`flow/config.mk`:
```
export PLATFORM = sky130hd
export DESIGN_NAME = argmax16
export DESIGN_NICKNAME = argmax16
export VERILOG_FILES = /design/flow/design.v
export SDC_FILE = /design/flow/constraint.sdc
export NUM_CORES = 4
export LEC_CHECK = 0
export CAP_MARGIN = 20
export CORE_MARGIN = 2
export CORE_UTILIZATION = 68
export CTS_CLUSTER_DIAMETER = 32
export SETUP_SLACK_MARGIN = 1.29
export SLEW_MARGIN = 20
```
`flow/constraint.sdc`:
```
create_clock -name core_clock -period 8.4 [get_ports {clk}]
set_input_delay 1.6800 -clock core_clock [delete_from_list [all_inputs] [get_ports {clk}]]
set_output_delay 1.6800 -clock core_clock [all_outputs]
set_load 0.01 [all_outputs]
```
`flow/design.v`:
```
module comparator 
#(
  parameter DATA_WIDTH  = 16,
  parameter BINARY_TREE = 1,
  parameter NUM_INPUTS  = 16
)
(
  input  logic [NUM_INPUTS-1:0][DATA_WIDTH-1 : 0] cmp_ip,
  output logic [$clog2(NUM_INPUTS)-1 :0]  out
);
  generate if (BINARY_TREE == 0) begin
    always_comb begin
      out      = '0;
      for (int i =0; i < NUM_INPUTS; ++i) begin
        if (cmp_ip[i] > cmp_ip[out]) begin
          out      = i;
        end
      end
    end
  end else begin
    logic [$clog2(NUM_INPUTS)-1 : 0] out_stg[$clog2(NUM_INPUTS) + 1][NUM_INPUTS];
    logic [DATA_WIDTH-1 : 0]         cmp_stg[$clog2(NUM_INPUTS) + 1][NUM_INPUTS];
    always_comb begin
      for (int i = 0; i < NUM_INPUTS; i++) begin
        cmp_stg[0][i]  = cmp_ip[i];
        out_stg[0][i]  = i;
      end
      for (int i = 0;i < $clog2(NUM_INPUTS); i++) begin
        for (int j = 0;j < NUM_INPUTS; ++j) begin
          out_stg[i+1][j]    = 'X;
          cmp_stg[i+1][j]    = 'X;
        end
      end
      for (int i = 0;i < $clog2(NUM_INPUTS); i++) begin
        for (int j = 0;j < (NUM_INPUTS/2**i); j= j+2) begin
          if (cmp_stg[i][j] > cmp_stg[i][j+1]) begin
            out_stg[i+1][j/2]    = out_stg[i][j];
            cmp_stg[i+1][j/2]    = cmp_stg[i][j];
          end else begin
            out_stg[i+1][j/2]    = out_stg[i][j+1];
            cmp_stg[i+1][j/2]    = cmp_stg[i][j+1];
          end
        end
      end
      out   = out_stg[$clog2(NUM_INPUTS)][0];
    end
  end
  endgenerate
endmodule
module argmax16 (
  input  logic         clk,
  input  logic         rstn,        
  input  logic         in_valid,
  input  logic [255:0] in_data,     
  output logic         out_valid,
  output logic [3:0]   out_idx
);
  logic [255:0] data_q;
  logic         valid_q;
  logic [3:0]   idx_c;
  always_ff @(posedge clk or negedge rstn) begin
    if (!rstn) begin
      valid_q   <= 1'b0;
      out_valid <= 1'b0;
    end else begin
      valid_q   <= in_valid;
      out_valid <= valid_q;
    end
  end
  always_ff @(posedge clk) begin
    data_q  <= in_data;
    out_idx <= idx_c;
  end
  comparator #(
    .DATA_WIDTH  (16),
    .BINARY_TREE (1),
    .NUM_INPUTS  (16)
  ) u_cmp (
    .cmp_ip (data_q),
    .out    (idx_c)
  );
endmodule
```
`flow/run.sh`:
```
#!/bin/bash
# the make line also repeats each setting of config.mk as NAME=value (left out here)
make -C /OpenROAD-flow-scripts/flow DESIGN_CONFIG=/design/flow/config.mk WORK_HOME=/design/flow/orfs CLKGATE_MAP_FILE= finish
```
==> results of run 1 <==
==> per-stage QoR <==
| stage | hold slack [ns] | util (%) |
|---|---|---|
| global placement | 0.3370 | 83.38 |
| detailed placement | 0.3418 | 83.38 |
| floorplan | 0.3312 | - |
==> impl_metrics.yaml, run 1 <==
# implementation run metrics
yosys:
  aoi_share_pct: 17.33
  ys_types: 55
  synthAdderAreaFrac_pct: 21.72
  postSynthAreaPerCell_um2: 9.641
  mux_share_pct: 7.376
  ys_ff: 262
  top_cell: "dfxtp_1"
  synth_stat.cells: 1434
  ys.flop_type: "dfxtp_1"
  syn-cell-area_um2: 13820
  ys_chip_area_um2: 13820
  ys_warn_count: 4
  top_cell_area_share_pct: 37.65
  synth_seq_share_pct: 38.01
  synthTopCellsByCount: "260 x dfxtp_1, 240 x ha_1, 154 x a21oi_1, 140 x inv_1, 82 x nand2_1"
  ys_sh_xor_pct: 0
  ys_sh_simple_pct: 10.17
  edf_count: 0
  synthTopCellsByArea: "dfxtp_1 38%, ha_1 22%, a21oi_1 5.6%"
  top_area_cell: "dfxtp_1"
  syn_inst: 1434
  synth_nets: 1933
  netlist_logic_family_top: "adder cells"
  synthArstFlopShare_pct: 0.7634
floorplan:
  num_rows: 52
  ios: 264
  die_w_um: 146.6
  die-area_um2: 21490
  core-area_um2: 20100
  dieHeight_um: 146.6
  fp_util_pct: 68.76
place:
  postPlaceCellArea_um2: 16760
  port_buffers: 263
  gp_congestion: 0.9756
  dp_cells: 1948
  dpl_worst_slack_ns: 0.1768
  hpwl_mm: 32.75
run_status:
  tool.error: "[ERROR DPL-0038] Utilization greater than 100%, impossible to legalize"
  status: "stopped before the end"
  lastStage: "4_1_cts"
==> run 2, diff against run 1 <==
Settings changed: CORE_UTILIZATION 68 to 65, CTS_CLUSTER_DIAMETER 32 to 28, CTS_CLUSTER_SIZE set to 56.
Clock period 8.4 ns to 8.41 ns, I/O delays scaled along.
==> impl_metrics.yaml, run 2 <==
# implementation run metrics
yosys:
  syn-cell-area_um2: 13820
  ys_sh_simple_pct: 10.17
  synthArstFlopShare_pct: 0.7634
  ys_chip_area_um2: 13820
  syn_inst: 1434
  ys_types: 55
  ys_sh_xor_pct: 0
  edf_count: 0
  synthTopCellsByArea: "dfxtp_1 38%, ha_1 22%, a21oi_1 5.6%"
  synth_stat.cells: 1434
  ys.flop_type: "dfxtp_1"
  synthAdderAreaFrac_pct: 21.72
  aoi_share_pct: 17.33
  top_cell_area_share_pct: 37.65
  ys_ff: 262
  postSynthAreaPerCell_um2: 9.641
  synthTopCellsByCount: "260 x dfxtp_1, 240 x ha_1, 154 x a21oi_1, 140 x inv_1, 82 x nand2_1"
  mux_share_pct: 7.376
  netlist_logic_family_top: "adder cells"
  synth_nets: 1933
  ys_warn_count: 4
  synth_seq_share_pct: 38.01
  top_area_cell: "dfxtp_1"
  top_cell: "dfxtp_1"
floorplan:
  ios: 264
  die_w_um: 149.8
  dieHeight_um: 149.8
  num_rows: 53
  core-area_um2: 20960
  fp_util_pct: 65.97
  die-area_um2: 22450
place:
  gp_congestion: 0.9921
  dp_cells: 1958
  port_buffers: 263
  hpwl_mm: 31.69
clock_tree:
  cts.sinks: 262
  root_buffer: "clkbuf_16"
  htree_levels: 2
  cts.path.max_buffers: 3
  cts_made_buffers: 50
run_status:
  tool.error: "[ERROR DPL-0038] Utilization greater than 100%, impossible to legalize"
  lastStage: "5_1_grt"
  status: "stopped before the end"
run 2: timing repair:
action,in CTS
pin swaps,36
setup buffers,54
resized,166
cloned,4
setup endpoints to repair,4
hold buffers,0
run 2: through the flow:
step           instance area, um2  util [%]  setup WS [ns]
3_3_place_gp                16810     80.21         0.4944
2_1_floorplan               13830         -          1.298
4_1_cts                     19860     94.78          1.251
3_5_place_dp                16810     80.21         0.3208
==> run 3, diff against run 2 <==
Settings changed: ABC_AREA set to 1, CAP_MARGIN 20 to 30, CELL_PAD_IN_SITES_GLOBAL_PLACEMENT set to 3, CORE_MARGIN 2 to 8, CORE_UTILIZATION 65 to 68, CTS_CLUSTER_DIAMETER 28 to 243, CTS_CLUSTER_SIZE 56 to 39, GPL_TIMING_DRIVEN set to 0, MAX_ROUTING_LAYER set to met4, PLACE_DENSITY set to 0.67, SETUP_SLACK_MARGIN 1.29 to unset, TNS_END_PERCENT set to 40.
Clock period 8.41 ns to 6.89 ns, I/O delays scaled along.
==> impl_metrics.yaml, run 3 <==
# implementation run metrics
yosys:
  synthTopCellsByArea: "dfxtp_1 35%, ha_1 20%, nand2_1 13%"
  synthArstFlopShare_pct: 0.7634
  postSynthAreaPerCell_um2: 7.563
  synthTopCellsByCount: "509 x nand2_1, 309 x nand3_1, 263 x inv_1, 260 x dfxtp_1, 240 x ha_1"
  ys_sh_simple_pct: 31.23
  ys_types: 32
  synth_seq_share_pct: 34.86
  mux_share_pct: 0
  ys_ff: 262
  ys_warn_count: 4
  edf_count: 0
  synth_stat.cells: 1993
  top_area_cell: "dfxtp_1"
  ys_sh_xor_pct: 0
  top_cell_area_share_pct: 34.53
  top_cell: "nand2_1"
  ys_chip_area_um2: 15070
  syn_inst: 1993
  synth_nets: 2492
  netlist_logic_family_top: "simple AND/OR/NAND/NOR gates"
  aoi_share_pct: 5.985
  ys.flop_type: "dfxtp_1"
  synthAdderAreaFrac_pct: 19.92
  syn-cell-area_um2: 15070
floorplan:
  die-area_um2: 27190
  num_rows: 54
  die_w_um: 164.9
  core-area_um2: 21820
  dieHeight_um: 164.9
  fp_util_pct: 69.07
run_status:
  tool.error: "[ERROR GPL-0301] Utilization 154.943 % exceeds 100%."
  status: "stopped before the end"
  lastStage: "3_1_place_gp_skip_io"
==> run 4, diff against run 3 <==
Settings changed: CAP_MARGIN 30 to 15, CELL_PAD_IN_SITES_GLOBAL_PLACEMENT 3 to unset, CORE_MARGIN 8 to 2, CORE_UTILIZATION 68 to 71, GPL_TIMING_DRIVEN 0 to 1, MAX_ROUTING_LAYER met4 to met5, PLACE_DENSITY 0.67 to 0.78, SETUP_SLACK_MARGIN set to 1.1, TNS_END_PERCENT 40 to 55.
==> impl_metrics.yaml, run 4 <==
# implementation run metrics
run_status:
  status: "stopped before the end"
  tool.error: "[ERROR DPL-0038] Utilization greater than 100%, impossible to legalize"
  lastStage: "5_1_grt"
yosys:
  aoi_share_pct: 5.985
  ys_ff: 262
  synthTopCellsByArea: "dfxtp_1 35%, ha_1 20%, nand2_1 13%"
  ys_warn_count: 4
  synth_nets: 2492
  top_area_cell: "dfxtp_1"
  edf_count: 0
  ys_sh_simple_pct: 31.23
  syn_inst: 1993
  mux_share_pct: 0
  ys_sh_xor_pct: 0
  ys_types: 32
  syn-cell-area_um2: 15070
  ys.flop_type: "dfxtp_1"
  top_cell_area_share_pct: 34.53
  synthArstFlopShare_pct: 0.7634
  synth_seq_share_pct: 34.86
  synthTopCellsByCount: "509 x nand2_1, 309 x nand3_1, 263 x inv_1, 260 x dfxtp_1, 240 x ha_1"
  synthAdderAreaFrac_pct: 19.92
  netlist_logic_family_top: "simple AND/OR/NAND/NOR gates"
  top_cell: "nand2_1"
  postSynthAreaPerCell_um2: 7.563
  ys_chip_area_um2: 15070
  synth_stat.cells: 1993
clock_tree:
  cts_made_buffers: 10
  root_buffer: "clkbuf_16"
  cts.path.max_buffers: 3
  cts.sinks: 262
  cts_hold_buf: 0
  htree_levels: 1
place:
  postPlaceCellArea_um2: 17920
  hpwl_mm: 36.72
  port_buffers: 263
  gp_congestion: 0.9877
floorplan:
  core-area_um2: 20960
  dieHeight_um: 149.7
  num_rows: 53
  die_w_um: 149.7
  fp_util_pct: 71.93
  ios: 264
  die-area_um2: 22410
run 4: what timing repair did:
item,in CTS
pin swaps,22
gates cloned,3
buffers inserted,31
endpoints found under the setup margin,4
resized,67
run 4: through the flow:
stage	power, uW	std cells	setup WS, ns
3_3_place_gp	4006	2506	0.5838
4_1_cts	5103	2552	1.103
2_1_floorplan	3382	1993	1.437
3_5_place_dp	4144	2506	0.4210
==> run 5, diff against run 4 <==
Settings changed: ABC_AREA 1 to unset, CAP_MARGIN 15 to 20, CORE_MARGIN 2 to 7, CORE_UTILIZATION 71 to 50, CTS_CLUSTER_DIAMETER 243 to unset, CTS_CLUSTER_SIZE 39 to unset, GPL_TIMING_DRIVEN 1 to unset, MAX_ROUTING_LAYER met5 to unset, MIN_ROUTING_LAYER set to met2, PLACE_DENSITY 0.78 to unset, PLACE_DENSITY_LB_ADDON set to 0.08, SETUP_SLACK_MARGIN 1.1 to 2.62, SLEW_MARGIN 20 to 35, TNS_END_PERCENT 55 to unset.
Clock period 6.89 ns to 12.8 ns, I/O delays scaled along.
==> impl_metrics.yaml, run 5 <==
# synthesis and place-and-route metrics
grt:
  antenna_found_initial: 0
  overflow: 0
  grt_pass1_vias: 18270
  grt_use_total_pct: 39.49
  grt_pass1_wl_mm: 67.90
  grt_max_degree: 36
drt:
  avgViaCountPerCell: 7.915
  drc: 0
  detail_route.iter0.violations: 2945
  wl_met1_um: 0
  dr.pass1.iters: 19
  routed_wl_mm: 43.84
  wl_met2_mm: 19.50
  ant_nets: 0
  vias: 16270
  routed.top_layer: "met5"
  met3_length_mm: 20.09
  wl_per_cell_um: 21.32
yosys:
  ys_warn_count: 4
  ys.flop_type: "dfxtp_1"
  synth_seq_share_pct: 38.01
  top_cell: "dfxtp_1"
  synthTopCellsByArea: "dfxtp_1 38%, ha_1 22%, a21oi_1 5.6%"
  ys_chip_area_um2: 13820
  synthTopCellsByCount: "260 x dfxtp_1, 240 x ha_1, 154 x a21oi_1, 140 x inv_1, 82 x nand2_1"
  synth_nets: 1933
  mux_share_pct: 7.376
  syn-cell-area_um2: 13820
  synth_stat.cells: 1434
  top_area_cell: "dfxtp_1"
  ys_ff: 262
  edf_count: 0
  ys_sh_simple_pct: 10.17
  synthAdderAreaFrac_pct: 21.72
  postSynthAreaPerCell_um2: 9.641
  netlist_logic_family_top: "adder cells"
  syn_inst: 1434
  ys_sh_xor_pct: 0
  synthArstFlopShare_pct: 0.7634
  aoi_share_pct: 17.33
  top_cell_area_share_pct: 37.65
  ys_types: 55
clock_tree:
  cts.path.max_buffers: 3
  cts.sinks: 262
  cts_tree: "yes"
  cts_made_buffers: 27
  root_buffer: "clkbuf_16"
  path_clk_slew_ns: 0.06
  cts_hold_buf: 0
  post_cts_buffers: 0
  cts-resized-gates: 0
  clk_latency_ns: 0.58
  htree_levels: 1
timing:
  fin_ws_ns: 3.426
  max_freq_mhz: 106.7
  maxSlewHeadroom_pct: 27.27
  tns_ns: 0
  setup_viol: 0
  worstMarginPinSlew_ns: 1.080
  rsz0062_at_grt: "false"
  skew_ns: 0.03718
  hold_violations: 0
  report.final.slew_viol_count: 0
  finalClockPeriodUsage_pct: 73.23
  fin_crit_ns: 9.374
power_and_ir_drop:
  comb_power_share_pct: 41.1
  netSwitchingPower_uw: 1068
  switching_share_pct: 37.20
  power_sequential_uw: 901
  intPower_uw: 1802
  seqPwrFrac_pct: 31.4
  p_clk_share_pct: 27.6
  pg_comb_uw: 1180
  maxPowerGroup: "combinational logic"
  p_per_area_nw_per_um2: 162.4
  p_clk_uw: 791
  p_leak_uw: 0.007999
  peakVddDrop_uv: 118.3
floorplan:
  die-area_um2: 32500
  ios: 264
  fp_util_pct: 51.15
  num_rows: 60
  dieHeight_um: 180.3
  die_w_um: 180.3
  core-area_um2: 27030
critical_path:
  rr_endpoint: "out_idx[0]"
  slowest_stage: "or4_1"
  end_kind: "register"
  crit_start: "data_q[254]"
  worstSetupPathType: "reg2reg"
  cp_num_cells: 30
  timing.rr.start: "data_q[254]"
  cpMostUsedCell: "a21oi_1"
  reg2reg_slack_ns: 3.43
  critPathBufInv: 1
  critPathMaxFanout: 35
  cp.arrival_ns: 9.84
  crit_end: "out_idx[0]"
  worst_ep_required_time_ns: 13.27
  reg2reg_depth: 30
  startpoint_type: "register"
  critPathTopFamily: "AND-OR/OR-AND gates"
  cp_slowest_stage_delay_ns: 0.87
run_status:
  status: "no timing/DRC/antenna violations"
worst_hold_path:
  hold_start: "valid_q"
  min_path_type: "reg2reg"
  whs_path_depth: 0
  min_to: "out_valid"
place:
  port_buffers: 263
  hpwl_mm: 33.04
  postPlaceCellArea_um2: 16760
  gp_congestion: 0.9828
  dpl_worst_slack_ns: 4.071
layout:
  postLayoutCellArea_um2: 17670
  nNetsFinal: 2189
  flow.area_growth_from_synthesis_pct: 27.84
flow_run:
  openroad.warnings: 26
  maxCapViolCount: 0
==> run 5: final cells by class <==
cell class / instances / area, um2
Fill cell: 2206 / 9353
Multi-Input combinational cell: 989 / 7883
Sequential cell: 262 / 5255
Timing Repair Buffer: 270 / 2685
Clock buffer: 41 / 808.3
Inverter: 140 / 525.5
Tap cell: 341 / 426.7
Clock inverter: 9 / 80.08
Antenna cell: 4 / 10.01
==> run 5: metal layers <==
metal	global-route usage, %	vias up
met3	58.95	523
met1	-	5700
met2	42.08	4333
met5	21.04	-
met4	7.386	19
li1	-	5698
==> run 5: stage by stage <==
stage / hold WS (ns) / std cells / util [%] / total power (uW)
2_1_floorplan: 0.3312 / 1434 / - / 1650
3_3_place_gp: 0.3346 / 2002 / 61.88 / 2007
3_5_place_dp: 0.3458 / 2002 / 62.03 / 2007
4_1_cts: 0.3702 / 2052 / 65.32 / 2788
5_1_grt: 0.3827 / 2052 / 65.36 / 3021
6_report: 0.3728 / 2056 / 65.39 / 2870
==> run 6, diff against run 5 <==
Settings changed: CORE_MARGIN 7 to 2, CORE_UTILIZATION 50 to 66, MIN_ROUTING_LAYER met2 to unset, PLACE_DENSITY_LB_ADDON 0.08 to unset, SETUP_SLACK_MARGIN 2.62 to -0.56, SLEW_MARGIN 35 to 20.
Clock period 12.8 ns to 7.38 ns, I/O delays scaled along.
==> impl_metrics.yaml, run 6 <==
# synthesis and place-and-route metrics
yosys:
  synthArstFlopShare_pct: 0.7634
  synth_seq_share_pct: 38.01
  synth_stat.cells: 1434
  synthTopCellsByArea: "dfxtp_1 38%, ha_1 22%, a21oi_1 5.6%"
  ys_ff: 262
  netlist_logic_family_top: "adder cells"
  syn_inst: 1434
  synthTopCellsByCount: "260 x dfxtp_1, 240 x ha_1, 154 x a21oi_1, 140 x inv_1, 82 x nand2_1"
  top_cell: "dfxtp_1"
  synth_nets: 1933
  syn-cell-area_um2: 13820
  ys_warn_count: 4
  ys_sh_simple_pct: 10.17
  mux_share_pct: 7.376
  synthAdderAreaFrac_pct: 21.72
  ys.flop_type: "dfxtp_1"
  top_cell_area_share_pct: 37.65
  ys_types: 55
  ys_sh_xor_pct: 0
  aoi_share_pct: 17.33
  edf_count: 0
  top_area_cell: "dfxtp_1"
  postSynthAreaPerCell_um2: 9.641
  ys_chip_area_um2: 13820
critical_path:
  critPathTopFamily: "AND-OR/OR-AND gates"
  cp_num_cells: 37
  end_kind: "register"
  slowest_stage: "a2111oi_1"
  cp.arrival_ns: 8.57
  reg2reg_slack_ns: -0.74
  crit_start: "data_q[49]"
  crit_end: "out_idx[0]"
  reg2reg_depth: 37
  worst_ep_required_time_ns: 7.83
  critPathMaxFanout: 17
  cpMostUsedCell: "ha_1"
  rr_endpoint: "out_idx[0]"
  cp_slowest_stage_delay_ns: 0.49
  timing.rr.start: "data_q[49]"
  critPathBufInv: 5
  worstSetupPathType: "reg2reg"
  startpoint_type: "register"
timing:
  finalClockPeriodUsage_pct: 110.0
  fin_ws_ns: -0.7407
  hold_violations: 0
  tns_ns: -2.548
  skew_ns: 0.01136
  setup_viol: 4
  max_freq_mhz: 123.1
  fin_crit_ns: 8.121
  worstMarginPinSlew_ns: 0.8591
  report.final.slew_viol_count: 0
  maxSlewHeadroom_pct: 42.12
clock_tree:
  cts.sinks: 262
  path_clk_slew_ns: 0.06
  cts_made_buffers: 26
  clk_latency_ns: 0.54
  htree_levels: 1
  cts.path.max_buffers: 3
  root_buffer: "clkbuf_16"
  cts_tree: "yes"
power_and_ir_drop:
  netSwitchingPower_uw: 1872
  p_clk_share_pct: 28.1
  peakVddDrop_uv: 240.5
  comb_power_share_pct: 41.7
  intPower_uw: 3295
  switching_share_pct: 36.23
  p_per_area_nw_per_um2: 286.1
  pg_comb_uw: 2150
  p_clk_uw: 1450
  power_sequential_uw: 1560
  p_leak_uw: 0.008220
  seqPwrFrac_pct: 30.3
  maxPowerGroup: "combinational logic"
layout:
  logic_area_um2: 7991
  fillers: 840
  nNetsFinal: 2223
  regArea_um2: 5255
  flow.area_growth_from_synthesis_pct: 30.65
floorplan:
  die_w_um: 148.7
  fp_util_pct: 67.89
  die-area_um2: 22120
  dieHeight_um: 148.7
  core-area_um2: 20360
  ios: 264
  num_rows: 52
worst_hold_path:
  min_to: "out_valid"
  min_path_type: "reg2reg"
  hold_start: "valid_q"
  whs_path_depth: 0
grt:
  grt_use_total_pct: 41.97
  grt_pass1_vias: 13380
  grt_pass1_wl_mm: 72.33
  overflow: 0
  grt_max_degree: 36
  antenna_found_initial: 2
drt:
  wl_per_cell_um: 25.10
  avgViaCountPerCell: 6.676
  wl_met1_mm: 18.66
  wl_met2_mm: 22.80
  dr.pass1.iters: 8
  vias: 13450
  routed_wl_mm: 50.59
  detail_route.iter0.violations: 1397
  drc: 0
  met3_length_mm: 5.870
  ant_nets: 0
  routed.top_layer: "met4"
flow_run:
  maxCapViolCount: 0
  openroad.warnings: 28
run_status:
  so_faults: "setup timing"
  status: "finished with violations"
place:
  gp_congestion: 0.9516
  dpl_worst_slack_ns: -0.4841
  port_buffers: 263
  hpwl_mm: 33.36
[run 6: stage by stage]
| step | utilization, % | hold WS (ns) | cell area (um2) | instances | power (uW) |
|---|---|---|---|---|---|
| after floorplan | - | 0.3312 | 13820 | 1434 | 2862 |
| after global placement | 83.08 | 0.3419 | 16920 | 1962 | 3438 |
| after detailed placement | 83.08 | 0.3503 | 16920 | 1962 | 3517 |
| after CTS | 87.68 | 0.3640 | 17850 | 2010 | 4974 |
| after global routing | 88.68 | 0.3637 | 18060 | 2014 | 5367 |
| final | 88.70 | 0.3596 | 18060 | 2015 | 5167 |
[run 6: area by class of cell]
type	instances	share of cell area, %
Inverter	140	2.909
Sequential cell	262	29.09
Timing Repair Buffer	305	16.72
Clock inverter	10	0.7412
Antenna cell	1	0.01385
Tap cell	270	1.870
Multi-Input combinational cell	989	44.24
Clock buffer	38	4.413
[run 6: what timing repair did]
action / in CTS / in global routing
buffers inserted: 0 / 3
pin swaps: 0 / 5
setup endpoints to repair: 2 / 4
gates cloned: 0 / 1
hold buffers: 0 / 0
resized: 1 / 35
[run 6: per-layer routing]
metal	track usage, %	up-vias
li1	-	5799
met1	51.24	6250
met2	70.32	1101
met3	9.327	303
met4	20.48	0
met5	0	-
==> run 7, diff against run 6 <==
Settings changed: CORE_UTILIZATION 66 to 57, CTS_CLUSTER_DIAMETER set to 28, SETUP_SLACK_MARGIN -0.56 to -0.42.
Clock period 7.38 ns to 4.43 ns, I/O delays scaled along.
==> impl_metrics.yaml, run 7 <==
# implementation run metrics
yosys:
  syn_inst: 1434
  synth_stat.cells: 1434
  ys_sh_xor_pct: 0
  postSynthAreaPerCell_um2: 9.641
  synthArstFlopShare_pct: 0.7634
  top_cell: "dfxtp_1"
  synthAdderAreaFrac_pct: 21.72
  synthTopCellsByArea: "dfxtp_1 38%, ha_1 22%, a21oi_1 5.6%"
  synth_nets: 1933
  synthTopCellsByCount: "260 x dfxtp_1, 240 x ha_1, 154 x a21oi_1, 140 x inv_1, 82 x nand2_1"
  ys_warn_count: 4
  top_area_cell: "dfxtp_1"
  synth_seq_share_pct: 38.01
  syn-cell-area_um2: 13820
  mux_share_pct: 7.376
  edf_count: 0
  top_cell_area_share_pct: 37.65
  netlist_logic_family_top: "adder cells"
  ys_sh_simple_pct: 10.17
  ys_chip_area_um2: 13820
  ys_ff: 262
  ys_types: 55
  aoi_share_pct: 17.33
  ys.flop_type: "dfxtp_1"
floorplan:
  ios: 264
  num_rows: 56
  fp_util_pct: 58.55
  die_w_um: 159.7
  dieHeight_um: 159.7
  core-area_um2: 23610
  die-area_um2: 25520
run_status:
  status: "stopped before the end"
  lastStage: "4_1_cts"
  tool.error: "[ERROR DPL-0038] Utilization greater than 100%, impossible to legalize"
place:
  dp_cells: 2342
  dpl_worst_slack_ns: -2.925
  hpwl_mm: 37.47
  gp_congestion: 1.045
  port_buffers: 263
  postPlaceCellArea_um2: 19620
## run 7: stage by stage
| stage | utilization [%] | power, uW | TNS (ns) |
|---|---|---|---|
| 2_1_floorplan | - | 4929 | -8.678 |
| 3_3_place_gp | 83.07 | 6485 | -10.60 |
| 3_5_place_dp | 83.07 | 6672 | -11.45 |
==> run 8, diff against run 7 <==
Settings changed: CORE_UTILIZATION 57 to 70, CTS_CLUSTER_DIAMETER 28 to unset, CTS_CLUSTER_SIZE set to 15, SETUP_SLACK_MARGIN -0.42 to -0.49.
Clock period 4.43 ns to 6.05 ns, I/O delays scaled along.
==> impl_metrics.yaml, run 8 <==
# implementation run metrics
run_status:
  status: "stopped before the end"
  lastStage: "3_5_place_dp"
  tool.error: "[ERROR DPL-0038] Utilization greater than 100%, impossible to legalize"
yosys:
  netlist_logic_family_top: "adder cells"
  synth_nets: 1933
  ys.flop_type: "dfxtp_1"
  synth_stat.cells: 1434
  top_area_cell: "dfxtp_1"
  top_cell: "dfxtp_1"
  ys_ff: 262
  mux_share_pct: 7.376
  ys_types: 55
  synthAdderAreaFrac_pct: 21.72
  syn-cell-area_um2: 13820
  ys_warn_count: 4
  edf_count: 0
  synthTopCellsByCount: "260 x dfxtp_1, 240 x ha_1, 154 x a21oi_1, 140 x inv_1, 82 x nand2_1"
  ys_chip_area_um2: 13820
  syn_inst: 1434
  ys_sh_simple_pct: 10.17
  top_cell_area_share_pct: 37.65
  aoi_share_pct: 17.33
  postSynthAreaPerCell_um2: 9.641
  ys_sh_xor_pct: 0
  synth_seq_share_pct: 38.01
  synthTopCellsByArea: "dfxtp_1 38%, ha_1 22%, a21oi_1 5.6%"
  synthArstFlopShare_pct: 0.7634
floorplan:
  dieHeight_um: 144.5
  num_rows: 51
  core-area_um2: 19400
  die-area_um2: 20890
  ios: 264
  fp_util_pct: 71.27
  die_w_um: 144.5
place:
  gp_congestion: 1.187
  port_buffers: 263
[run 8: stage by stage]
step              setup TNS [ns]  total power [uW]  hold WS (ns)
floorplan                 -2.198              3609        0.3312
global placement          -3.882              4667        0.3412
==> run 9, diff against run 8 <==
Settings changed: CORE_UTILIZATION 70 to 59, CTS_CLUSTER_SIZE 15 to unset, SETUP_SLACK_MARGIN -0.49 to unset.
Clock period 6.05 ns to 4.33 ns, I/O delays scaled along.
==> impl_metrics.yaml, run 9 <==
# synthesis and place-and-route metrics
floorplan:
  ios: 264
  die_w_um: 157.1
  num_rows: 56
  core-area_um2: 23260
  dieHeight_um: 157.1
  die-area_um2: 24670
  fp_util_pct: 59.43
layout:
  instances_no_fill: 2413
  final_util_pct: 93.16
  flow.area_growth_from_synthesis_pct: 56.76
  nNetsFinal: 2567
yosys:
  synth_seq_share_pct: 38.01
  synthAdderAreaFrac_pct: 21.72
  edf_count: 0
  ys_warn_count: 4
  netlist_logic_family_top: "adder cells"
  ys_chip_area_um2: 13820
  synth_stat.cells: 1434
  ys_ff: 262
  top_area_cell: "dfxtp_1"
  synthTopCellsByArea: "dfxtp_1 38%, ha_1 22%, a21oi_1 5.6%"
  ys.flop_type: "dfxtp_1"
  top_cell_area_share_pct: 37.65
  synthArstFlopShare_pct: 0.7634
  ys_types: 55
  mux_share_pct: 7.376
  syn_inst: 1434
  ys_sh_simple_pct: 10.17
  synthTopCellsByCount: "260 x dfxtp_1, 240 x ha_1, 154 x a21oi_1, 140 x inv_1, 82 x nand2_1"
  top_cell: "dfxtp_1"
  postSynthAreaPerCell_um2: 9.641
  synth_nets: 1933
  ys_sh_xor_pct: 0
  syn-cell-area_um2: 13820
  aoi_share_pct: 17.33
clock_tree:
  cts_made_buffers: 26
  cts_hold_buf: 0
  root_buffer: "clkbuf_16"
  cts.path.max_buffers: 3
  cts_tree: "yes"
  path_clk_slew_ns: 0.08
  clk_latency_ns: 0.58
  htree_levels: 1
  cts.sinks: 262
flow_run:
  maxCapViolCount: 0
  openroad.warnings: 34
power_and_ir_drop:
  p_leak_uw: 0.01002
  peakVddDrop_uv: 446.7
  switching_share_pct: 39.22
  p_per_area_nw_per_um2: 506.4
  maxPowerGroup: "combinational logic"
  comb_power_share_pct: 51.7
  p_clk_uw: 2590
  power_sequential_uw: 2710
  intPower_uw: 6670
  p_clk_share_pct: 23.6
  pg_comb_uw: 5670
  seqPwrFrac_pct: 24.7
  netSwitchingPower_uw: 4305
timing:
  rsz0062_at_grt: "true"
  hold_violations: 0
  setup_viol: 4
  worstMarginPinSlew_ns: 1.087
  hold_ws_ns: 0.3787
  maxSlewHeadroom_pct: 27.54
  fin_crit_ns: 8.988
  finalClockPeriodUsage_pct: 207.6
  skew_ns: 0.01671
  fin_ws_ns: -4.658
  report.final.slew_viol_count: 0
  tns_ns: -18.19
  max_freq_mhz: 111.3
drt:
  vias: 17730
  drc: 0
  dr.pass1.iters: 22
  wl_per_cell_um: 33.39
  ant_nets: 0
  routed_wl_mm: 80.58
  avgViaCountPerCell: 7.346
  detail_route.iter0.violations: 4132
critical_path:
  worstSetupPathType: "reg2reg"
  cp.arrival_ns: 9.44
  critPathMaxFanout: 14
  cp_num_cells: 34
  critPathTopFamily: "AND-OR/OR-AND gates"
  rr_endpoint: "out_idx[0]"
  worst_ep_required_time_ns: 4.78
  reg2reg_depth: 34
  startpoint_type: "register"
  crit_end: "out_idx[0]"
  timing.rr.start: "data_q[55]"
  cpMostUsedCell: "ha_1"
  slowest_stage: "a2111oi_4"
  critPathBufInv: 6
  crit_start: "data_q[55]"
  end_kind: "register"
  reg2reg_slack_ns: -4.66
  cp_slowest_stage_delay_ns: 0.96
worst_hold_path:
  min_to: "out_valid"
  hold_start: "valid_q"
  whs_path_depth: 0
  min_path_type: "reg2reg"
place:
  hpwl_mm: 37.31
  gp_congestion: 0.9637
  port_buffers: 263
  dp_cells: 2325
grt:
  grt_use_met1_pct: 58.28
  grt_use_total_pct: 54.41
  grt_pass1_wl_mm: 100.5
  busiest_layer: "met2"
  use_met2_pct: 84.21
  grt_use_met3_pct: 22.71
  grt_pass1_vias: 17230
  antenna_found_initial: 9
  grt_max_degree: 32
  overflow: 0
run_status:
  status: "finished with violations"
  so_faults: "setup timing"
-- run 9: per-layer routing --
metal	up-vias	wire length [um]
met5	-	349
met4	16	10400
met3	1043	13790
met2	2390	31820
met1	7784	24220
li1	6494	-
-- run 9: area by class of cell --
class                           instances  area (um2)
Antenna cell                            6       15.01
Clock buffer                           36       748.2
Clock inverter                         12       183.9
Fill cell                             743        1592
Inverter                              140       529.3
Multi-Input combinational cell        990        8721
Sequential cell                       262        5271
Tap cell                              319       399.1
Timing Repair Buffer                  648        5803
-- run 9: what timing repair did --
action,CTS,global route
gates cloned,6,0
resized,119,80
setup endpoints to repair,4,4
setup buffers,20,10
pin swaps,58,50
-- run 9: through the flow --
| step | area (um2) | setup slack (ns) | total power (uW) |
|---|---|---|---|
| 2_1_floorplan | 14030 | -2.366 | 5043 |
| 6_report | 21670 | -4.658 | 10970 |
| 5_1_grt | 21660 | -4.824 | 11140 |
| 3_3_place_gp | 19460 | -2.702 | 6659 |
| 4_1_cts | 21210 | -2.674 | 9890 |
| 3_5_place_dp | 19460 | -3.106 | 6841 |
==> run 10, diff against run 9 <==
Settings changed: CORE_UTILIZATION 59 to 53, HOLD_SLACK_MARGIN set to 0.29, SETUP_SLACK_MARGIN set to 1.27, TNS_END_PERCENT set to 5.
Clock period 4.33 ns to 4.43 ns, I/O delays scaled along.
==> impl_metrics.yaml, run 10 <==
# synthesis and place-and-route metrics
timing:
  fin_ws_ns: -2.835
  fin_crit_ns: 7.265
  hold_violations: 0
  report.final.slew_viol_count: 0
  skew_ns: 0.01813
  maxSlewHeadroom_pct: 52.94
  max_freq_mhz: 137.6
  hold_ws_ns: 0.3652
  rsz0062_at_grt: "true"
  worstMarginPinSlew_ns: 0.6985
  finalClockPeriodUsage_pct: 164.0
  setup_viol: 4
clock_tree:
  path_clk_slew_ns: 0.07
  cts_made_buffers: 27
  cts_tree: "yes"
  htree_levels: 1
  cts_hold_buf: 0
  root_buffer: "clkbuf_16"
  clk_latency_ns: 0.54
  cts.path.max_buffers: 3
  cts.sinks: 262
yosys:
  synthTopCellsByCount: "260 x dfxtp_1, 240 x ha_1, 154 x a21oi_1, 140 x inv_1, 82 x nand2_1"
  synthArstFlopShare_pct: 0.7634
  ys_sh_xor_pct: 0
  synthAdderAreaFrac_pct: 21.72
  syn-cell-area_um2: 13820
  aoi_share_pct: 17.33
  ys_chip_area_um2: 13820
  synth_seq_share_pct: 38.01
  postSynthAreaPerCell_um2: 9.641
  synthTopCellsByArea: "dfxtp_1 38%, ha_1 22%, a21oi_1 5.6%"
  synth_nets: 1933
  mux_share_pct: 7.376
  ys_warn_count: 4
  ys.flop_type: "dfxtp_1"
  top_cell: "dfxtp_1"
  edf_count: 0
  ys_types: 55
  ys_sh_simple_pct: 10.17
  ys_ff: 262
  synth_stat.cells: 1434
  top_cell_area_share_pct: 37.65
  netlist_logic_family_top: "adder cells"
  top_area_cell: "dfxtp_1"
  syn_inst: 1434
critical_path:
  slowest_stage: "or4_4"
  worstSetupPathType: "reg2reg"
  cp_num_cells: 36
  crit_start: "data_q[81]"
  critPathMaxFanout: 8
  critPathTopFamily: "AND-OR/OR-AND gates"
  crit_end: "out_idx[0]"
  timing.rr.start: "data_q[81]"
  reg2reg_slack_ns: -2.84
  end_kind: "register"
  startpoint_type: "register"
  cp_slowest_stage_delay_ns: 0.52
  cpMostUsedCell: "o211ai_1"
  worst_ep_required_time_ns: 4.88
  reg2reg_depth: 36
  critPathBufInv: 8
  cp.arrival_ns: 7.72
  rr_endpoint: "out_idx[0]"
drt:
  ant_nets: 0
  routed.top_layer: "met4"
  vias: 14330
  detail_route.iter0.violations: 1402
  wl_met1_mm: 21.46
  wl_met2_mm: 24.89
  wl_per_cell_um: 21.83
  drc: 0
  avgViaCountPerCell: 5.826
  routed_wl_mm: 53.67
  antenna_cells: 0
  met3_length_mm: 4.818
  dr.pass1.iters: 6
floorplan:
  dieHeight_um: 165.5
  die_w_um: 165.5
  ios: 264
  die-area_um2: 27390
  num_rows: 59
  core-area_um2: 25840
  fp_util_pct: 53.51
worst_hold_path:
  min_to: "out_valid"
  min_path_type: "reg2reg"
  hold_start: "valid_q"
  whs_path_depth: 0
grt:
  grt_pass1_wl_mm: 80.15
  grt_pass1_vias: 15010
  grt_max_degree: 35
  antenna_found_initial: 0
  overflow: 0
  grt_use_total_pct: 37.98
power_and_ir_drop:
  seqPwrFrac_pct: 26.5
  maxPowerGroup: "combinational logic"
  p_clk_share_pct: 24.1
  comb_power_share_pct: 49.3
  p_leak_uw: 0.01026
  intPower_uw: 6371
  peakVddDrop_uv: 431.0
  p_clk_uw: 2380
  p_per_area_nw_per_um2: 447.3
  switching_share_pct: 35.44
  power_sequential_uw: 2620
  pg_comb_uw: 4870
  netSwitchingPower_uw: 3497
layout:
  flow.area_growth_from_synthesis_pct: 59.61
  final_util_pct: 85.40
  nNetsFinal: 2603
  fillers: 1287
place:
  gp_congestion: 0.9109
  port_buffers: 263
  dpl_worst_slack_ns: -2.877
  hpwl_mm: 34.56
flow_run:
  maxCapViolCount: 0
  openroad.warnings: 31
run_status:
  so_faults: "setup timing"
  status: "finished with violations"
run 10: per-stage QoR:
step / instance area, um2 / power [uW] / cells / setup TNS (ns)
after global placement: 19600 / 6518 / 2356 / -10.37
after detailed placement: 19600 / 6627 / 2356 / -11.25
final: 22060 / 9869 / 2459 / -11.17
after global routing: 22060 / 10340 / 2459 / -12.07
after CTS: 21850 / 9580 / 2456 / -9.391
after floorplan: 14020 / 4927 / 1434 / -8.668
run 10: cell type report:
| class | instances | area, um2 | area share (%) |
|---|---|---|---|
| flip-flops and latches | 262 | 5281 | 23.94 |
| repair buffers | 684 | 6087 | 27.59 |
| well taps | 335 | 419.2 | 1.900 |
| inverters | 140 | 525.5 | 2.382 |
| multi-input cells | 989 | 8831 | 40.02 |
| clock inverters | 14 | 165.2 | 0.7485 |
| clock buffers | 35 | 755.7 | 3.425 |
run 10: what timing repair did:
action / 4_1_cts / 5_1_grt
setup endpoints to repair: 4 / 4
pin swaps: 80 / 30
resized: 169 / 37
buffers inserted: 44 / 3
gates cloned: 7 / 0
run 10: layer usage:
layer,track usage (%),vias to the layer above
li1,-,6562
met5,0,-
met2,63.67,766
met4,16.22,0
met3,8.766,189
met1,46.74,6808
==> run 11, diff against run 10 <==
Settings changed: ABC_AREA set to 0, CAP_MARGIN 20 to 0, CORE_ASPECT_RATIO set to 1.19, CORE_MARGIN 2 to 8, CORE_UTILIZATION 53 to 67, CTS_CLUSTER_SIZE set to 79, GPL_ROUTABILITY_DRIVEN set to 1, GPL_TIMING_DRIVEN set to 1, HOLD_SLACK_MARGIN 0.29 to 0.26, MIN_ROUTING_LAYER set to met1, PLACE_DENSITY set to 0.92, SETUP_SLACK_MARGIN 1.27 to unset, TNS_END_PERCENT 5 to unset.
Clock period 4.43 ns to 8.7 ns, I/O delays scaled along.
==> impl_metrics.yaml, run 11 <==
# synthesis and place-and-route metrics
grt:
  grt_use_total_pct: 34.98
  antenna_found_initial: 0
  grt_pass1_wl_mm: 71.27
  grt_pass1_vias: 13560
  overflow: 0
  grt_max_degree: 36
yosys:
  ys_sh_xor_pct: 0
  ys_ff: 262
  syn-cell-area_um2: 13820
  ys_chip_area_um2: 13820
  edf_count: 0
  synth_nets: 1933
  synth_seq_share_pct: 38.01
  synthTopCellsByArea: "dfxtp_1 38%, ha_1 22%, a21oi_1 5.6%"
  ys_warn_count: 4
  top_area_cell: "dfxtp_1"
  synthArstFlopShare_pct: 0.7634
  top_cell_area_share_pct: 37.65
  synth_stat.cells: 1434
  ys.flop_type: "dfxtp_1"
  ys_types: 55
  synthTopCellsByCount: "260 x dfxtp_1, 240 x ha_1, 154 x a21oi_1, 140 x inv_1, 82 x nand2_1"
  syn_inst: 1434
  synthAdderAreaFrac_pct: 21.72
  netlist_logic_family_top: "adder cells"
  aoi_share_pct: 17.33
  mux_share_pct: 7.376
  top_cell: "dfxtp_1"
  postSynthAreaPerCell_um2: 9.641
  ys_sh_simple_pct: 10.17
timing:
  hold_violations: 0
  report.final.slew_viol_count: 0
  finalClockPeriodUsage_pct: 96.48
  maxSlewHeadroom_pct: 39.71
  tns_ns: 0
  worstMarginPinSlew_ns: 0.9044
  setup_viol: 0
  fin_crit_ns: 8.394
  skew_ns: 0.02589
  max_freq_mhz: 119.1
place:
  gp_congestion: 0.9240
  dp_cells: 1940
  port_buffers: 263
  hpwl_mm: 33.95
layout:
  flow.area_growth_from_synthesis_pct: 27.94
  nNetsFinal: 2201
  regArea_um2: 5255
  logic_area_um2: 7878
  fillers: 1001
  instances_no_fill: 1985
critical_path:
  cp.arrival_ns: 8.85
  timing.rr.start: "data_q[23]"
  crit_start: "data_q[23]"
  crit_end: "out_idx[0]"
  reg2reg_depth: 31
  critPathBufInv: 2
  cpMostUsedCell: "ha_1"
  cp_num_cells: 31
  slowest_stage: "nor2_2"
  rr_endpoint: "out_idx[0]"
  worst_ep_required_time_ns: 9.15
  critPathMaxFanout: 28
  startpoint_type: "register"
  critPathTopFamily: "AND-OR/OR-AND gates"
  reg2reg_slack_ns: 0.31
  worstSetupPathType: "reg2reg"
  cp_slowest_stage_delay_ns: 0.57
  end_kind: "register"
power_and_ir_drop:
  seqPwrFrac_pct: 31.3
  comb_power_share_pct: 40.3
  p_leak_uw: 0.008061
  pg_comb_uw: 1710
  switching_share_pct: 35.56
  p_per_area_nw_per_um2: 239.4
  peakVddDrop_uv: 220.9
  p_clk_share_pct: 28.4
  power_sequential_uw: 1320
  maxPowerGroup: "combinational logic"
  intPower_uw: 2729
  p_clk_uw: 1200
  netSwitchingPower_uw: 1506
floorplan:
  fp_util_pct: 68.01
  dieHeight_um: 172.7
  die_w_um: 147.7
  die-area_um2: 25500
  core-area_um2: 20330
  num_rows: 57
  ios: 264
clock_tree:
  cts_made_buffers: 25
  cts.sinks: 262
  root_buffer: "clkbuf_16"
  path_clk_slew_ns: 0.08
  cts.path.max_buffers: 3
  post_cts_buffers: 0
  htree_levels: 1
  clk_latency_ns: 0.54
  cts_tree: "yes"
  cts_hold_buf: 0
drt:
  wl_per_cell_um: 23.86
  routed_wl_mm: 47.36
  vias: 12700
  drc: 0
  detail_route.iter0.violations: 1344
  dr.pass1.iters: 10
  antenna_cells: 0
  ant_nets: 0
  avgViaCountPerCell: 6.396
worst_hold_path:
  min_to: "out_valid"
  min_path_type: "reg2reg"
  whs_path_depth: 0
  hold_start: "valid_q"
flow_run:
  maxCapViolCount: 0
  openroad.warnings: 26
run_status:
  status: "no timing/DRC/antenna violations"
==> run 11: routing by layer <==
| layer | vias up | track usage (%) | share of wire (%) |
|---|---|---|---|
| li1 | 5752 | - | - |
| met1 | 5852 | 33.69 | 34 |
| met2 | 782 | 64.15 | 51 |
| met3 | 310 | 6.451 | 6.9 |
| met4 | 0 | 27.46 | 9.0 |
| met5 | - | 0 | 0 |
==> run 11: through the flow <==
stage	util, %	worst slack [ns]	hold slack (ns)	total power [uW]	area (um2)
finish	87.02	0.3059	0.3651	4235	17690
global route	87.02	-0.05109	0.3731	4437	17690
CTS	86.81	0.2105	0.3648	4156	17650
detailed placement	82.33	0.04394	0.3434	2941	16730
global placement	82.33	0.4880	0.3374	2864	16730
floorplan	-	1.506	0.3312	2428	13820
==> run 11: repair_timing <==
item | 4_1_cts | 5_1_grt
resized | 2 | 8
endpoints found under the setup margin | 3 | 4
pin swaps | 0 | 1
==> run 11: cell type report <==
type	instances	area share [%]
inverter	140	2.971
timing repair buffer	284	15.78
multi-input combinational	989	44.54
tap	265	1.875
sequential	262	29.71
clock buffer	32	3.969
clock inverter	13	1.160
==> run 12, diff against run 11 <==
Settings changed: ABC_AREA 0 to unset, CAP_MARGIN 0 to 20, CORE_ASPECT_RATIO 1.19 to unset, CORE_MARGIN 8 to 2, CORE_UTILIZATION 67 to 52, CTS_CLUSTER_SIZE 79 to unset, GPL_ROUTABILITY_DRIVEN 1 to unset, GPL_TIMING_DRIVEN 1 to unset, HOLD_SLACK_MARGIN 0.26 to unset, MIN_ROUTING_LAYER met1 to unset, PLACE_DENSITY 0.92 to unset.
Clock period 8.7 ns to 8.31 ns, I/O delays scaled along.
==> impl_metrics.yaml, run 12 <==
# synthesis and place-and-route metrics
critical_path:
  cp_num_cells: 35
  worst_ep_required_time_ns: 8.76
  critPathTopFamily: "AND-OR/OR-AND gates"
  critPathBufInv: 3
  reg2reg_slack_ns: 0.62
  cp_slowest_stage_delay_ns: 0.49
  startpoint_type: "register"
  crit_start: "data_q[113]"
  critPathMaxFanout: 34
  cp.arrival_ns: 8.14
  end_kind: "register"
  timing.rr.start: "data_q[113]"
  rr_endpoint: "out_idx[0]"
  worstSetupPathType: "reg2reg"
  crit_end: "out_idx[0]"
  reg2reg_depth: 35
  slowest_stage: "o31ai_1"
drt:
  drc: 0
  antenna_cells: 0
  vias: 11640
  avgViaCountPerCell: 5.626
  wl_per_cell_um: 18.27
  routed_wl_mm: 37.78
  dr.pass1.iters: 5
  ant_nets: 0
  detail_route.iter0.violations: 1007
power_and_ir_drop:
  intPower_uw: 2795
  p_per_area_nw_per_um2: 241.2
  switching_share_pct: 35.07
  p_leak_uw: 0.008105
  comb_power_share_pct: 40.4
  power_sequential_uw: 1380
  peakVddDrop_uv: 200.6
  seqPwrFrac_pct: 32.1
  maxPowerGroup: "combinational logic"
  power.total_uw: 4305
  p_clk_share_pct: 27.5
  p_clk_uw: 1180
  netSwitchingPower_uw: 1510
  pg_comb_uw: 1740
worst_hold_path:
  hold_start: "valid_q"
  min_path_type: "reg2reg"
  whs_path_depth: 0
  min_to: "out_valid"
yosys:
  synth_seq_share_pct: 38.01
  ys_types: 55
  synth_stat.cells: 1434
  ys_chip_area_um2: 13820
  top_area_cell: "dfxtp_1"
  netlist_logic_family_top: "adder cells"
  top_cell: "dfxtp_1"
  ys_sh_xor_pct: 0
  ys_ff: 262
  synthTopCellsByArea: "dfxtp_1 38%, ha_1 22%, a21oi_1 5.6%"
  ys.flop_type: "dfxtp_1"
  synth_nets: 1933
  edf_count: 0
  synthTopCellsByCount: "260 x dfxtp_1, 240 x ha_1, 154 x a21oi_1, 140 x inv_1, 82 x nand2_1"
  synthAdderAreaFrac_pct: 21.72
  aoi_share_pct: 17.33
  mux_share_pct: 7.376
  postSynthAreaPerCell_um2: 9.641
  ys_warn_count: 4
  synthArstFlopShare_pct: 0.7634
  ys_sh_simple_pct: 10.17
  top_cell_area_share_pct: 37.65
  syn_inst: 1434
  syn-cell-area_um2: 13820
place:
  dp_cells: 2016
  dpl_worst_slack_ns: 0.3253
  port_buffers: 263
  hpwl_mm: 30.33
  gp_congestion: 0.9428
  postPlaceCellArea_um2: 16880
layout:
  nNetsFinal: 2213
  fillers: 2045
  postLayoutCellArea_um2: 17850
  flow.area_growth_from_synthesis_pct: 29.09
  instances_no_fill: 2068
clock_tree:
  cts_made_buffers: 27
  root_buffer: "clkbuf_16"
  cts.path.max_buffers: 3
  path_clk_slew_ns: 0.07
  cts_tree: "yes"
  htree_levels: 1
  clk_latency_ns: 0.54
  cts_hold_buf: 0
  cts.sinks: 262
timing:
  report.final.slew_viol_count: 0
  hold_violations: 0
  fin_ws_ns: 0.6222
  skew_ns: 0.01456
  fin_crit_ns: 7.688
  finalClockPeriodUsage_pct: 92.51
  tns_ns: 0
  worstMarginPinSlew_ns: 1.077
  maxSlewHeadroom_pct: 27.45
  max_freq_mhz: 130.1
  setup_viol: 0
grt:
  grt_use_total_pct: 26.40
  grt_pass1_wl_mm: 59.05
  grt_max_degree: 36
  overflow: 0
  antenna_found_initial: 0
  grt_pass1_vias: 11480
run_status:
  status: "no timing/DRC/antenna violations"
floorplan:
  core-area_um2: 26060
  num_rows: 59
  dieHeight_um: 167.1
  die_w_um: 167.1
  fp_util_pct: 53.05
  ios: 264
  die-area_um2: 27910
flow_run:
  maxCapViolCount: 0
  openroad.warnings: 27
-- run 12: cell type report --
cell class / instances / area (um2) / area share [%]
inverters: 140 / 525.5 / 2.945
flip-flops and latches: 262 / 5255 / 29.45
repair buffers: 294 / 2890 / 16.20
clock inverters: 12 / 125.1 / 0.7011
clock buffers: 36 / 739.5 / 4.144
well taps: 335 / 419.2 / 2.349
multi-input cells: 989 / 7891 / 44.22
-- run 12: what timing repair did --
action	in CTS	in global routing
endpoints found under the hold margin	0	0
buffers inserted	0	4
resized	0	12
setup endpoints to repair	0	4
-- run 12: per-stage QoR --
stage | utilization (%) | hold WS (ns)
3_3_place_gp | 64.78 | 0.3367
3_5_place_dp | 64.78 | 0.3465
5_1_grt | 68.48 | 0.3633
6_report | 68.48 | 0.3541
2_1_floorplan | - | 0.3312
4_1_cts | 68.09 | 0.3594
-- run 12: metal layers --
layer  GRT usage [%]  vias to the layer above  wire length, um
li1                -                     5772                -
met1           39.16                     5310            18550
met2           38.61                      492            15080
met3           5.490                       61             3209
met4           7.271                        0              947
met5               0                        -                0
==> run 13, diff against run 12 <==
Settings changed: CORE_UTILIZATION 52 to 65, SETUP_SLACK_MARGIN set to -0.49.
Clock period 8.31 ns to 6.65 ns, I/O delays scaled along.
==> impl_metrics.yaml, run 13 <==
# implementation run metrics
run_status:
  status: "stopped before the end"
  lastStage: "5_1_grt"
  tool.error: "[ERROR DPL-0038] Utilization greater than 100%, impossible to legalize"
yosys:
  top_cell: "dfxtp_1"
  top_cell_area_share_pct: 37.65
  syn_inst: 1434
  postSynthAreaPerCell_um2: 9.641
  synthAdderAreaFrac_pct: 21.72
  synth_stat.cells: 1434
  synthTopCellsByCount: "260 x dfxtp_1, 240 x ha_1, 154 x a21oi_1, 140 x inv_1, 82 x nand2_1"
  ys_warn_count: 4
  aoi_share_pct: 17.33
  mux_share_pct: 7.376
  ys.flop_type: "dfxtp_1"
  ys_chip_area_um2: 13820
  ys_ff: 262
  edf_count: 0
  synthArstFlopShare_pct: 0.7634
  ys_sh_simple_pct: 10.17
  synth_seq_share_pct: 38.01
  netlist_logic_family_top: "adder cells"
  ys_types: 55
  syn-cell-area_um2: 13820
  ys_sh_xor_pct: 0
  synth_nets: 1933
  top_area_cell: "dfxtp_1"
  synthTopCellsByArea: "dfxtp_1 38%, ha_1 22%, a21oi_1 5.6%"
floorplan:
  dieHeight_um: 149.8
  fp_util_pct: 65.97
  die_w_um: 149.8
  core-area_um2: 20960
  num_rows: 53
  ios: 264
  die-area_um2: 22450
clock_tree:
  htree_levels: 1
  cts_made_buffers: 26
  cts.path.max_buffers: 3
  root_buffer: "clkbuf_16"
  cts.sinks: 262
place:
  gp_congestion: 1.072
  dpl_worst_slack_ns: -0.7737
  dp_cells: 2178
  port_buffers: 263
  hpwl_mm: 35.84
-- run 13: per-stage QoR --
step | hold WS [ns] | setup TNS [ns] | area [um2]
CTS | 0.3656 | -2.033 | 20060
detailed placement | 0.3425 | -2.907 | 18550
global placement | 0.3422 | -1.284 | 18550
floorplan | 0.3312 | -1.498 | 13830
-- run 13: repair_timing --
action                                  4_1_cts
gates cloned                                  4
endpoints found under the setup margin        4
hold buffers                                  0
pin swaps                                    21
endpoints found under the hold margin         0
resized                                      94
setup buffers                                21
==> run 14, diff against run 13 <==
Settings changed: ABC_AREA set to 0, CAP_MARGIN 20 to 0, CELL_PAD_IN_SITES_GLOBAL_PLACEMENT set to 3, CORE_ASPECT_RATIO set to 0.61, CORE_MARGIN 2 to 10, CORE_UTILIZATION 65 to 40, CTS_CLUSTER_SIZE set to 91, GPL_ROUTABILITY_DRIVEN set to 0, GPL_TIMING_DRIVEN set to 0, HOLD_SLACK_MARGIN set to 0.05, MAX_ROUTING_LAYER set to met4, MIN_ROUTING_LAYER set to met2, SETUP_SLACK_MARGIN -0.49 to unset, TNS_END_PERCENT set to 95.
Clock period 6.65 ns to 7.15 ns, I/O delays scaled along.
==> impl_metrics.yaml, run 14 <==
# synthesis and place-and-route metrics
critical_path:
  end_kind: "register"
  cp.arrival_ns: 7.82
  timing.rr.start: "data_q[49]"
  cp_slowest_stage_delay_ns: 0.56
  reg2reg_slack_ns: -0.22
  startpoint_type: "register"
  rr_endpoint: "out_idx[0]"
  worst_ep_required_time_ns: 7.60
  cp_num_cells: 37
  critPathMaxFanout: 8
  crit_start: "data_q[49]"
  slowest_stage: "or4_4"
  critPathTopFamily: "AND-OR/OR-AND gates"
  critPathBufInv: 7
  worstSetupPathType: "reg2reg"
  reg2reg_depth: 37
  cpMostUsedCell: "o211ai_1"
  crit_end: "out_idx[0]"
drt:
  avgViaCountPerCell: 7.401
  detail_route.iter0.violations: 2796
  vias: 17130
  drc: 0
  wl_per_cell_um: 22.52
  dr.pass1.iters: 13
  ant_nets: 0
  routed_wl_mm: 52.12
place:
  port_buffers: 263
  dp_cells: 2164
  hpwl_mm: 37.66
clock_tree:
  root_buffer: "clkbuf_16"
  cts.sinks: 262
  htree_levels: 1
  path_clk_slew_ns: 0.07
  cts.path.max_buffers: 3
  cts_tree: "yes"
  cts_made_buffers: 25
  cts_hold_buf: 0
  clk_latency_ns: 0.60
yosys:
  synthTopCellsByArea: "dfxtp_1 38%, ha_1 22%, a21oi_1 5.6%"
  aoi_share_pct: 17.33
  ys_ff: 262
  top_cell_area_share_pct: 37.65
  synthAdderAreaFrac_pct: 21.72
  top_cell: "dfxtp_1"
  synth_nets: 1933
  ys_types: 55
  synthArstFlopShare_pct: 0.7634
  synth_stat.cells: 1434
  ys_sh_simple_pct: 10.17
  synth_seq_share_pct: 38.01
  ys_warn_count: 4
  ys_sh_xor_pct: 0
  ys.flop_type: "dfxtp_1"
  syn-cell-area_um2: 13820
  postSynthAreaPerCell_um2: 9.641
  syn_inst: 1434
  top_area_cell: "dfxtp_1"
  edf_count: 0
  mux_share_pct: 7.376
  netlist_logic_family_top: "adder cells"
  ys_chip_area_um2: 13820
  synthTopCellsByCount: "260 x dfxtp_1, 240 x ha_1, 154 x a21oi_1, 140 x inv_1, 82 x nand2_1"
grt:
  grt_pass1_wl_mm: 78.35
  grt_use_total_pct: 39.55
  antenna_found_initial: 0
  grt_pass1_vias: 19010
  overflow: 0
  grt_max_degree: 16
timing:
  fin_ws_ns: -0.2247
  worstMarginPinSlew_ns: 0.8449
  fin_crit_ns: 7.375
  setup_viol: 4
  rsz0062_at_grt: "true"
  report.final.slew_viol_count: 0
  finalClockPeriodUsage_pct: 103.1
  maxSlewHeadroom_pct: 42.06
  skew_ns: 0.01176
  hold_violations: 0
  max_freq_mhz: 135.6
power_and_ir_drop:
  power.total_uw: 6050
  power_sequential_uw: 1620
  p_leak_uw: 0.009017
  seqPwrFrac_pct: 26.7
  switching_share_pct: 37.72
  pg_comb_uw: 2930
  peakVddDrop_uv: 181.8
  netSwitchingPower_uw: 2282
  comb_power_share_pct: 48.5
  p_clk_share_pct: 24.8
  p_per_area_nw_per_um2: 290.1
  intPower_uw: 3769
  maxPowerGroup: "combinational logic"
  p_clk_uw: 1500
layout:
  instances_no_fill: 2314
  flow.area_growth_from_synthesis_pct: 50.88
  nNetsFinal: 2323
floorplan:
  num_rows: 53
  fp_util_pct: 40.32
  die_w_um: 258.0
  ios: 264
  dieHeight_um: 165.2
  core-area_um2: 34280
  die-area_um2: 42630
run_status:
  so_faults: "setup timing"
  status: "finished with violations"
worst_hold_path:
  min_to: "out_valid"
  hold_start: "valid_q"
  whs_path_depth: 0
  min_path_type: "reg2reg"
flow_run:
  openroad.warnings: 31
  maxCapViolCount: 0
-- run 14: metrics by stage --
stage / area (um2) / setup TNS [ns] / hold WS [ns] / util [%] / worst slack, ns
3_5_place_dp: 17040 / -7.012 / 0.3498 / 49.71 / -1.852
3_3_place_gp: 17040 / -7.166 / 0.3403 / 49.71 / -1.890
5_1_grt: 20840 / -1.758 / 0.3675 / 60.80 / -0.4925
2_1_floorplan: 13830 / 0 / 0.3312 / - / 0.005632
4_1_cts: 19380 / -0.04489 / 0.3644 / 56.52 / -0.03902
6_report: 20860 / -0.7165 / 0.3547 / 60.84 / -0.2247
-- run 14: per-layer routing --
layer	wire, um	share of wire, %	up-vias	global-route usage (%)
li1	-	-	5983	-
met1	0	0	5986	-
met2	22340	43	4655	39.03
met3	25800	49	503	58.07
met4	3978	7.6	0	8.229
met5	0	0	-	-
-- run 14: final cells by class --
cell class / instances / area (um2)
well taps: 467 / 584.3
clock inverters: 10 / 182.7
inverters: 140 / 525.5
clock buffers: 34 / 719.4
repair buffers: 366 / 3526
multi-input cells: 989 / 9593
flip-flops and latches: 262 / 5278
diodes: 6 / 15.01
plain buffers: 40 / 435.4
fillers: 2930 / 13430
-- run 14: repair_timing --
item | in CTS | in global routing
setup buffers | 53 | 45
endpoints found under the setup margin | 4 | 4
endpoints found under the hold margin | 0 | 0
gates resized | 222 | 229
pin swaps | 47 | 97
cloned | 4 | 0
Power is estimated from default activity; no workload was simulated.
